// alu
module alu #(
    parameter INST_W = 4,
    parameter INT_W  = 6,
    parameter FRAC_W = 10,
    parameter DATA_W = INT_W + FRAC_W
)(
    input                      i_clk,
    input                      i_rst_n,
    input                      i_in_valid,
    output                     o_busy,
    input         [INST_W-1:0] i_inst,
    input  signed [DATA_W-1:0] i_data_a,
    input  signed [DATA_W-1:0] i_data_b,
    output                     o_out_valid,
    output        [DATA_W-1:0] o_data
);
Size in the first run: about 370 flip-flops, ~57 I/O pins, ~50000 sq um of cells after synthesis.
Settings: LEC_CHECK=0, CAP_MARGIN=20, CORE_MARGIN=2, CORE_UTILIZATION=48, SLEW_MARGIN=20; clock period 4.44 ns.
run.sh (not shown) runs the stock make flow with config.mk's settings and CLKGATE_MAP_FILE=.
The starting point completed, yet does not pass: negative setup slack.
Rerun with:
Settings changed: CORE_UTILIZATION 48 to 68.
Clock period 4.44 ns to 7.73 ns, I/O delays scaled along.
After rerunning: The changed run completed and failed the layout checks on negative setup slack. Flip-flop count does not change. Design area goes down by 14%. Utilization goes up by 14 points. Register-to-register slack is better by 3.0 ns. Wire length goes down by 4.8%. Clock skew goes down by 0.0069 ns. Die size goes down by 29%. Final cell count goes down by 15%.
Rerun with:
Settings changed: CORE_UTILIZATION 68 to 66.
Clock period 7.73 ns to 6.92 ns, I/O delays scaled along.
Outcome: Now the flow died in global routing (5_1_grt); die area grows by a few percent; synthesized area does not change; synthesized cell count does not change.
Rerun with:
Settings changed: CORE_UTILIZATION 66 to 65, CTS_CLUSTER_DIAMETER set to 227, SETUP_SLACK_MARGIN set to -0.37.
Clock period 6.92 ns to 6.69 ns, I/O delays scaled along.
Effect:
- The new run stopped in global routing (5_1_grt)
- synthesized area does not change
- die area rose by 1.5%
- synthesized cell count stays the same
Rerun with:
Settings changed: CORE_UTILIZATION 65 to 16, CTS_CLUSTER_DIAMETER 227 to not set, SETUP_SLACK_MARGIN -0.37 to not set.
Clock period 6.69 ns to 8.39 ns, I/O delays scaled along.
- The changed run produced a clean layout
- synthesized area stays the same
- die area went up to 4.0 times its value
- synthesized cell count does not change
Rerun with:
Settings changed: CORE_UTILIZATION 16 to 40, SETUP_SLACK_MARGIN set to 0.45.
The new run went through all stages and came out clean.
Hold slack barely changes.
Via count went up by 1.4%.
Count of clock-buffer cells in the layout shrinks by 6.
Synthesized cell count does not change.
Global-route usage is higher by 17 points.

* * *

alu again, from the RTL that the note above started with.
Design alu, start of the top module:
module alu #(
    parameter INST_W = 4,
    parameter INT_W  = 6,
    parameter FRAC_W = 10,
    parameter DATA_W = INT_W + FRAC_W
)(
    input                      i_clk,
    input                      i_rst_n,
    input                      i_in_valid,
    output                     o_busy,
    input         [INST_W-1:0] i_inst,
    input  signed [DATA_W-1:0] i_data_a,
    input  signed [DATA_W-1:0] i_data_b,
    output                     o_out_valid,
    output        [DATA_W-1:0] o_data
);
    localparam ADD = 4'b0000,
	       	   SUB = 4'b0001,
	           MUL = 4'b0010,
	           ACC = 4'b0011,
	           SOFTPLUS = 4'b0100,
	       	   XOR = 4'b0101,
	       	   RS = 4'b0110,
	           LR = 4'b0111,
	           CNTZERO = 4'b1000,
	           RMATCH = 4'b1001,
			   DIV3 = 16'b0101_0101_0101_0101,  
			   DIV9 = 16'b0001_1100_0111_0001,
			   BUSY = 1;
	reg signed [DATA_W-1:0] i_data_a_R;
	reg signed [DATA_W-1:0] i_data_b_R;
	reg signed [DATA_W-1:0] o_data_R;
	reg		   [DATA_W-1:0] o_data_lock;
	reg	       [INST_W-1:0]	op;
	reg		   				o_busy_R;
	reg						valid_R;
	reg					    valid_lock;
	reg	signed [31:0]       mul_o;
	reg						mul_busy;
	reg						mul_valid;
	reg						mem_rst;
	reg						acc_valid;
	reg signed [DATA_W:0] add_ext1;
	reg signed [DATA_W:0] sub_ext1;
	reg signed [DATA_W*2-1:0] tmp;
	reg mul_cnt;
	reg 	   [3:0] idx;
	reg signed [DATA_W+3:0] acc_mem[15:0];
	reg signed [DATA_W+3:0] acc_tmp;
	reg 	   [DATA_W-1:0] tmp_lr;
	reg		   [4:0] zcnt;
	reg					fnd;
	reg 	   [DATA_W-4:0] match4;
	integer i;
	integer k;
	assign o_data = o_data_lock;
	assign o_busy = o_busy_R;
	assign o_out_valid = valid_lock;
	function automatic [DATA_W-1:0] rnd32_sat16;
		input [DATA_W*2-1:0] x;
		reg carry;
		reg [DATA_W*2-FRAC_W+1:0] round;		
		begin
			carry = x[FRAC_W-1];
			round = $signed({x[DATA_W*2-1], x[(DATA_W*2-1)-:22]}) + carry;
			rnd32_sat16 = (round[(DATA_W*2-FRAC_W)-:8] == {8{1'b0}} || round[(DATA_W*2-FRAC_W)-:8] == {8{1'b1}})? round[0+:16]: {round[DATA_W*2-FRAC_W], {15{!round[DATA_W*2-FRAC_W]}}};
		end	
	endfunction
  ...
make LEC_CHECK=0 CAP_MARGIN=20 CORE_MARGIN=2 CORE_UTILIZATION=58 SLEW_MARGIN=20 finish   # period 7.4 ns
The baseline reached the layout checks and failed them: negative setup slack.
Edit:
Settings changed: ABC_AREA from default to 1, CAP_MARGIN 20 to 35, CORE_UTILIZATION 58 to 40, CTS_CLUSTER_SIZE from default to 32, GPL_ROUTABILITY_DRIVEN from default to 0, GPL_TIMING_DRIVEN from default to 0, PLACE_DENSITY_LB_ADDON from default to 0.22.
Clock period 7.4 ns to 8.5 ns, I/O delays scaled along.
With this change the flow finished clean; design area falls by 6.5%; die area rises by 56%; synthesized cell count rises by 29%; global-route usage falls by 15 points; hold slack stays flat; first-iteration DRC count rises by 2.5%.
Edit:
Settings changed: ABC_AREA 1 to default, CAP_MARGIN 35 to 20, CORE_UTILIZATION 40 to 66, CTS_CLUSTER_DIAMETER from default to 223, CTS_CLUSTER_SIZE 32 to default, GPL_ROUTABILITY_DRIVEN 0 to default, GPL_TIMING_DRIVEN 0 to default, MAX_ROUTING_LAYER from default to met4, PLACE_DENSITY_LB_ADDON 0.22 to default.
Clock period 8.5 ns to 7.4 ns, I/O delays scaled along.
Now the flow reached the layout checks and failed them: max-capacitance violations, max-slew violations, negative setup slack.
First-iteration DRC count rises by 95%.
Register-to-register slack gets worse by 2400 ps.
Final area rises by 6.6%.
Worst setup slack gets worse by 2400 ps.
Routed wire length rises by 19%.
Flip-flop count does not change.
Via count rises by 6.8%.
Fmax falls by 14%.
Edit:
Settings changed: CORE_UTILIZATION 66 to 72, CTS_CLUSTER_DIAMETER 223 to default, MAX_ROUTING_LAYER met4 to default, PLACE_DENSITY_LB_ADDON from default to 0.0, SETUP_SLACK_MARGIN from default to 2.28.
Clock period 7.4 ns to 7.73 ns, I/O delays scaled along.
The changed run did not get past global routing (5_1_grt).
Synthesized cell count does not change.
Die size went down by a little under a tenth.
Synthesized area does not change.
Edit:
Settings changed: PLACE_DENSITY_LB_ADDON 0.0 to default, SETUP_SLACK_MARGIN 2.28 to -0.81.
Clock period 7.73 ns to 8.34 ns, I/O delays scaled along.
Effect: Now the flow ran to the end with violations: negative setup slack. Synthesized cell count does not change. Die area does not change. Area after synthesis stays the same.

* * *

## v28
alu again, from the RTL that the note above started with.
Settings: LEC_CHECK=0, CAP_MARGIN=20, CORE_MARGIN=2, CORE_UTILIZATION=65, SETUP_SLACK_MARGIN=1.66, SLEW_MARGIN=20; clock period 6.35 ns.
The log for v28 ends in global routing (5_1_grt) with error ODB-0269, so the run never completed.
Edits applied to the flow inputs when going from v28 to v4:
- a change of CORE_UTILIZATION from 65 to 40
- a deleted SETUP_SLACK_MARGIN that had been 1.66
- a change of the clock period (ns, I/O delays scaled along) from 6.35 to 8.39
[summary]
v4 went all the way through synthesis, placement and routing and the layout is clean on timing, DRC and antenna. v28 terminated abnormally: global routing (5_1_grt) reported ODB-0269. As far as boundary pin count goes, v28 and v4 are indistinguishable; the numbers are identical. Compared with v28, v4 shows horizontal extent of the die that has gone up by more than a quarter. Comparing v28 against v4, there is no change at all in multiplexer fraction of the synthesized cell area. The final reports for v4 and v28 show last weighted congestion value of the routability-driven placer lower in the former.
Changes in v14 relative to v4:
- a change of SLEW_MARGIN from 20 to 5
- an added CTS_CLUSTER_SIZE of 65
- an added TNS_END_PERCENT of 75
- an added CTS_CLUSTER_DIAMETER of 269
- an added MAX_ROUTING_LAYER of met4
- an added SETUP_SLACK_MARGIN of -0.43
- a change of CORE_UTILIZATION from 40 to 70
- an added PLACE_DENSITY_LB_ADDON of 0.16
- an added ABC_AREA of 1
- an added CELL_PAD_IN_SITES_GLOBAL_PLACEMENT of 0
- an added MIN_ROUTING_LAYER of met1
- a change of the clock period (ns, I/O delays scaled along) from 8.39 to 6.33
Findings:
- Across v4 and v14, a clean result was obtained everywhere but in v14.
- v14: it failed during global routing (5_1_grt), and the tool reported GRT-0232.
- Higher number of library cell types mapped by synthesis goes to v4 over v14.
- Compared with v4, v14 shows a deepest level of the CTS H-tree that is 1 lower.
- Die width ended up 21% lower on v14 than on v4.
- Summary of v14 over v4: quantity of gates resized following cts shows an increase of 365, die size shows a reduction of 38%.
- Between v14 and v4, it is v14 whose total cell area reported by yosys after synthesis is higher, by about 8%.
- Post-CTS setup buffer count was higher in the run labelled v14.
- On total standard cell area after synthesis, v4 beats v14.
- Of v14 and v4, it is v14 that has the lower area fraction in compound gates.
## Diff of input files: v7 against v14
- ABC_AREA removed (was 1)
- CTS_CLUSTER_DIAMETER removed (was 269)
- SETUP_SLACK_MARGIN removed (was -0.43)
- TNS_END_PERCENT removed (was 75)
- CELL_PAD_IN_SITES_GLOBAL_PLACEMENT removed (was 0)
- MIN_ROUTING_LAYER removed (was met1)
- PLACE_DENSITY_LB_ADDON removed (was 0.16)
- SLEW_MARGIN changed from 5 to 20
- CORE_UTILIZATION changed from 70 to 72
- MAX_ROUTING_LAYER removed (was met4)
- PLACE_DENSITY newly set to 0.67
- CTS_CLUSTER_SIZE removed (was 65)
- the clock period (ns, I/O delays scaled along) changed from 6.33 to 7.32
Per the comparison of v7 with v14, area fraction in and, or, nand and nor cells fell 10 points, starting density of the core rose 1.8 points, count of state elements after synthesis about even. The area fraction in mux cells in v7 sits 1.2 points above the value recorded for v14. Of the runs v14 and v7, none of them finished clean. v7 never completed, since it errored out during global routing (5_1_grt). global routing (5_1_grt): v14 exited with error. Relative to v14, sequential element share of the synthesized area has increased by 1.4 points in v7. v14 → v7: quantity of gates resized following cts went up; synthesized netlist cell count decreased by about 22% relative to the old numbers; number of H-tree levels climbed 1; area enclosed by the die boundary shows a reduction of about 10%; instance area at placement shows a reduction of 4600 µm². Comparing v14 and v7, the lower post-synth area from yosys stat is on v7.
